Setup of job 2614:
Design mipse, start of the top module:
module mipse(
input clk, rst_n,
input [32-1:0] instr,
input [32-1:0] readdata,
output reg [32-1:0] pc,
output [32-1:0] aluout,
output [32-1:0] writedata,
output memwrite);
clock: 10.0 ns
lec_check: 0
cap_margin: 20
cell_pad_in_sites_detail_placement: 2
cell_pad_in_sites_global_placement: 1
core_margin: 2
core_utilization: 37
cts_cluster_diameter: 25
gpl_routability_driven: 1
gpl_timing_driven: 0
min_routing_layer: met2
slew_margin: 25
tns_end_percent: 55
run.sh (not shown) runs the stock make flow with config.mk's settings and CLKGATE_MAP_FILE=.
Job 2614 did not run to completion, as it errored out during global routing.
Here is what was changed in the inputs of job 7577 compared with job 2614.
Settings: removing CTS_CLUSTER_DIAMETER (formerly 25); removing MIN_ROUTING_LAYER (formerly met2); removing GPL_TIMING_DRIVEN (formerly 0); removing GPL_ROUTABILITY_DRIVEN (formerly 1); removing TNS_END_PERCENT (formerly 55); changing SLEW_MARGIN from 25 to 20; changing CORE_UTILIZATION from 37 to 28; removing CELL_PAD_IN_SITES_DETAIL_PLACEMENT (formerly 2); removing CELL_PAD_IN_SITES_GLOBAL_PLACEMENT (formerly 1); changing the clock period (ns, I/O delays scaled along) from 10.0 to 9.9.
Job 2614 → job 7577: weighted congestion reported at the end of routability-driven placement lost about 7.5%, count of instances resized after the clock tree is built went down, die boundary height increased about 15%, maximum number of buffers from clock root to sink down 1.
Job 7577 vs job 2614: floorplan row count up
Going from job 2614 to job 7577, synthesis-stage register bit count stayed essentially flat; count of placed standard cells including taps moved up; die size +74000 um^2.
The final layout from job 7577, which completed every stage, passed the timing, design-rule and antenna checks at the end of the flow.
> inputs changed (job 7577 -> job 5959)
Settings: an added CELL_PAD_IN_SITES_DETAIL_PLACEMENT of 0; an added PLACE_DENSITY of 0.36; an added CTS_CLUSTER_DIAMETER of 336; an added SETUP_SLACK_MARGIN of 3.51; an added ABC_AREA of 1; an added CTS_CLUSTER_SIZE of 72; an added CORE_ASPECT_RATIO of 1.1; an added TNS_END_PERCENT of 90; an added CELL_PAD_IN_SITES_GLOBAL_PLACEMENT of 0; a change of SLEW_MARGIN from 20 to 10; a change of CORE_UTILIZATION from 28 to 72; a change of the clock period (ns, I/O delays scaled along) from 9.9 to 12.8.
==> results <==
Between job 5959 and job 7577, the number of port buffers does not differ in any meaningful way.
The run showing the greater number of setup buffers added after CTS is job 5959.
On job 5959: post-synthesis share of cell area spent on and-or and or-and gates is 8.7 points higher than what job 7577 gave.
global routing: job 5959 exited with error
Job 5959 vs job 7577 — placement row count dropped 33%.
Job 5959 vs. job 7577: post-synthesis instance area climbed 5.2%, xor-xnor portion of the synthesized cell area -0.96 points.
Here is what was changed in the inputs of job 2046 compared with job 5959.
Settings: CTS_CLUSTER_DIAMETER no longer set, was 336; ABC_AREA no longer set, was 1; CELL_PAD_IN_SITES_GLOBAL_PLACEMENT no longer set, was 0; CTS_CLUSTER_SIZE now 37, was 72; PLACE_DENSITY no longer set, was 0.36; CORE_UTILIZATION now 58, was 72; CELL_PAD_IN_SITES_DETAIL_PLACEMENT no longer set, was 0; SLEW_MARGIN now 20, was 10; CORE_ASPECT_RATIO no longer set, was 1.1; TNS_END_PERCENT no longer set, was 90; SETUP_SLACK_MARGIN no longer set, was 3.51; the clock period (ns, I/O delays scaled along) now 8.13, was 12.8.
==> results <==
Compared with job 5959, job 2046 shows a number of cells in the yosys synthesis report that is about 40% lower. [compare] base=job 5959 new=job 2046: yosys stat chip area lower, number of unique standard cell types used by synthesis higher. The net count after synthesis number comes out lower for job 2046 vs job 5959. Among job 5959 and job 2046, the run that stopped before the end is job 5959, and it is the only one. Seen in the log of job 5959: GRT-0232 during global routing, after which the run never completed. Delta (job 2046 minus job 5959): number of buffer cells added on primary ports stayed essentially flat; placed instance count fell by 2865; synthesized cell count fell by 3887. In job 2046, area after synthesis is lower than in job 5959. The chip footprint of job 2046 exceeds that of job 5959 by 18%.
